## HandwashSensor
module HandwashSensor(
    input clk,
    input reset,
    input acceptLeftHandDistance,
    input [15:0] leftHandDistance,
    input acceptLeftHandGain,
    input [7:0] leftHandGain,
    input acceptRightHandDistance,
    input [15:0] rightHandDistance,
    input acceptRightHandGain,
    input [7:0] rightHandGain,
    output waterOn
);
reg [15:0] leftHandDistanceHeld;
 always@(posedge clk)  begin
     if(reset)
         leftHandDistanceHeld <= 0;
     else if(acceptLeftHandDistance)
         leftHandDistanceHeld <= leftHandDistance;
     else
         leftHandDistanceHeld <= leftHandDistanceHeld;
 end
reg [7:0] leftHandGainHeld;
 always@(posedge clk)  begin
     if(reset)
         leftHandGainHeld <= 0;
     else if(acceptLeftHandGain)
         leftHandGainHeld <= leftHandGain;
     else
         leftHandGainHeld <= leftHandGainHeld;
 end
reg [15:0] rightHandDistanceHeld;
 always@(posedge clk)  begin
     if(reset)
         rightHandDistanceHeld <= 0;
     else if(acceptRightHandDistance)
         rightHandDistanceHeld <= rightHandDistance;
     else
         rightHandDistanceHeld <= rightHandDistanceHeld;
 end
reg [7:0] rightHandGainHeld;
 always@(posedge clk)  begin
     if(reset)
         rightHandGainHeld <= 0;
     else if(acceptRightHandGain)
         rightHandGainHeld <= rightHandGain;
     else
         rightHandGainHeld <= rightHandGainHeld;
 end
wire [15:0] leftHand;
 wire [23:0] leftHandDistanceHeld_Mult_leftHandGainHeld;
  ...
For scale: about 1100 cells after synthesis, ~80 flip-flops, roughly 55 I/O pins, about 10000 um^2 of cells after synthesis.
clock: 5.46 ns
lec_check: 0
cap_margin: 35
core_aspect_ratio: 1.62
core_margin: 2
core_utilization: 35
cts_cluster_size: 88
gpl_routability_driven: 0
gpl_timing_driven: 0
max_routing_layer: met5
place_density_lb_addon: 0.08
slew_margin: 0
tns_end_percent: 20
run.sh (not shown) runs the stock make flow with config.mk's settings and CLKGATE_MAP_FILE=.
The first run finished with timing, DRC and antenna clean.
Change:
CAP_MARGIN = 20   (was 35)
CORE_ASPECT_RATIO = unset   (was 1.62)
CORE_UTILIZATION = 65   (was 35)
CTS_CLUSTER_SIZE = unset   (was 88)
GPL_ROUTABILITY_DRIVEN = unset   (was 0)
GPL_TIMING_DRIVEN = unset   (was 0)
MAX_ROUTING_LAYER = unset   (was met5)
PLACE_DENSITY_LB_ADDON = unset   (was 0.08)
SLEW_MARGIN = 20   (was 0)
TNS_END_PERCENT = unset   (was 20)
clock period = 5.41 ns   (was 5.46 ns; I/O delays follow)
The changed run passed the timing, design-rule and antenna checks; clock skew stays flat; first-iteration DRC count rises by 46%; clock-buffer cell count falls by 5; via count falls by 0.71%.
Change:
CORE_UTILIZATION = 66   (was 65)
CTS_CLUSTER_DIAMETER = 40   (was unset)
clock period = 4.44 ns   (was 5.41 ns; I/O delays follow)
Effect: Now the flow ran to the end with violations: negative setup slack. Clock skew barely changes. Final cell count rose by a little under a tenth. Die area fell slightly. Global-route usage rose by 2.9 points. Core utilization rose by 12 points. First-iteration DRC count rose by about a fifth. Fmax rose by roughly a tenth. Routed wire length rose by about a fifth.

---

Starting RTL as in the previous note.
Settings: LEC_CHECK=0, CAP_MARGIN=20, CORE_MARGIN=2, CORE_UTILIZATION=40, SLEW_MARGIN=20; clock period 5.18 ns.
The starting point completed without violations.
Change:
ABC_AREA = 1   (was default)
CORE_UTILIZATION = 67   (was 40)
clock period = 4.46 ns   (was 5.18 ns; I/O delays follow)
Die size came out lower by 35%. Worst setup slack got worse by 120 ps. Area after synthesis goes up by 7.9%. Design area came out higher by 7.1%. Clock skew is lower by 3.4 ps. Core utilization increases by 31 points. Total power climbs by 40%.
Change:
ABC_AREA = default   (was 1)
CORE_ASPECT_RATIO = 0.5   (was default)
CORE_MARGIN = 8   (was 2)
TNS_END_PERCENT = 15   (was default)
clock period = 7.0 ns   (was 4.46 ns; I/O delays follow)
The changed run went through all stages and came out clean; worst setup slack gains 1700 ps; hold slack gains 63 ps; non-clock buffer count went down by 52; via count went down by 21%; sequential share of layout area went up by 1.0 points; synthesized area went down by 7.3%; maximum frequency went down by 17%.

--- another note on this design; it stands on its own ---

==> flow/design.v (excerpt) <==
module HandwashSensor(
    input clk,
    input reset,
    input acceptLeftHandDistance,
    input [15:0] leftHandDistance,
    input acceptLeftHandGain,
    input [7:0] leftHandGain,
    input acceptRightHandDistance,
    input [15:0] rightHandDistance,
    input acceptRightHandGain,
    input [7:0] rightHandGain,
    output waterOn
);
==> flow/config.mk <==
export PLATFORM = sky130hd
export DESIGN_NAME = HandwashSensor
export DESIGN_NICKNAME = HandwashSensor
export VERILOG_FILES = /design/flow/design.v
export SDC_FILE = /design/flow/constraint.sdc
export NUM_CORES = 4
export LEC_CHECK = 0
export CAP_MARGIN = 35
export CORE_ASPECT_RATIO = 0.76
export CORE_MARGIN = 2
export CORE_UTILIZATION = 58
export CTS_CLUSTER_SIZE = 78
export GPL_ROUTABILITY_DRIVEN = 1
export GPL_TIMING_DRIVEN = 1
export MAX_ROUTING_LAYER = met5
export PLACE_DENSITY_LB_ADDON = 0.08
export SETUP_SLACK_MARGIN = -0.35
export SLEW_MARGIN = 30
export TNS_END_PERCENT = 20
==> flow/constraint.sdc <==
create_clock -name core_clock -period 4.51 [get_ports {clk}]
set_input_delay 0.9020 -clock core_clock [delete_from_list [all_inputs] [get_ports {clk}]]
set_output_delay 0.9020 -clock core_clock [all_outputs]
set_load 0.01 [all_outputs]
run.sh (not shown) runs the stock make flow with config.mk's settings and CLKGATE_MAP_FILE=.
The baseline finished with setup timing left.
Edit:
--- a/flow/config.mk
+++ b/flow/config.mk
@@ -7,0 +8 @@
+export ABC_AREA = 1
@@ -9 +10 @@
-export CORE_ASPECT_RATIO = 0.76
+export CORE_ASPECT_RATIO = 1.71
@@ -11 +12,2 @@
-export CORE_UTILIZATION = 58
+export CORE_UTILIZATION = 72
+export CTS_CLUSTER_DIAMETER = 41
@@ -16,2 +18,2 @@
-export PLACE_DENSITY_LB_ADDON = 0.08
-export SETUP_SLACK_MARGIN = -0.35
+export PLACE_DENSITY = 0.35
+export SETUP_SLACK_MARGIN = -0.01
==> flow/constraint.sdc (replaced) <==
create_clock -name core_clock -period 3.9 [get_ports {clk}]
set_input_delay 0.7800 -clock core_clock [delete_from_list [all_inputs] [get_ports {clk}]]
set_output_delay 0.7800 -clock core_clock [all_outputs]
set_load 0.01 [all_outputs]
Effect: With this change the flow did not get past global routing (5_1_grt); die area decreases by 13%; area after synthesis increases by 7.9%; synthesized cell count increases by 38%.
Edit:
==> flow/config.mk (replaced) <==
export PLATFORM = sky130hd
export DESIGN_NAME = HandwashSensor
export DESIGN_NICKNAME = HandwashSensor
export VERILOG_FILES = /design/flow/design.v
export SDC_FILE = /design/flow/constraint.sdc
export NUM_CORES = 4
export LEC_CHECK = 0
export CAP_MARGIN = 20
export CORE_MARGIN = 2
export CORE_UTILIZATION = 72
export CTS_CLUSTER_SIZE = 97
export PLACE_DENSITY = 0.41
export SLEW_MARGIN = 20
==> flow/constraint.sdc (replaced) <==
create_clock -name core_clock -period 9.73 [get_ports {clk}]
set_input_delay 1.9460 -clock core_clock [delete_from_list [all_inputs] [get_ports {clk}]]
set_output_delay 1.9460 -clock core_clock [all_outputs]
set_load 0.01 [all_outputs]
The changed run ran to the end with no violations.
Die area drops by 7.3%.
Area after synthesis drops by 7.3%.
Synthesized cell count drops by 28%.
Edit:
--- a/flow/config.mk
+++ b/flow/config.mk
@@ -7,0 +8 @@
+export ABC_AREA = 1
@@ -11,2 +12,2 @@
-export CTS_CLUSTER_SIZE = 97
-export PLACE_DENSITY = 0.41
+export CTS_CLUSTER_DIAMETER = 400
+export CTS_CLUSTER_SIZE = 96
==> flow/constraint.sdc (replaced) <==
create_clock -name core_clock -period 4.24 [get_ports {clk}]
set_input_delay 0.8480 -clock core_clock [delete_from_list [all_inputs] [get_ports {clk}]]
set_output_delay 0.8480 -clock core_clock [all_outputs]
set_load 0.01 [all_outputs]
After rerunning: With this change the flow finished with setup timing left; routed wire length went up by 42%; synthesized cell count went up by 38%; non-clock buffer count went up by 125.
Power and IR drop assume default switching activity.
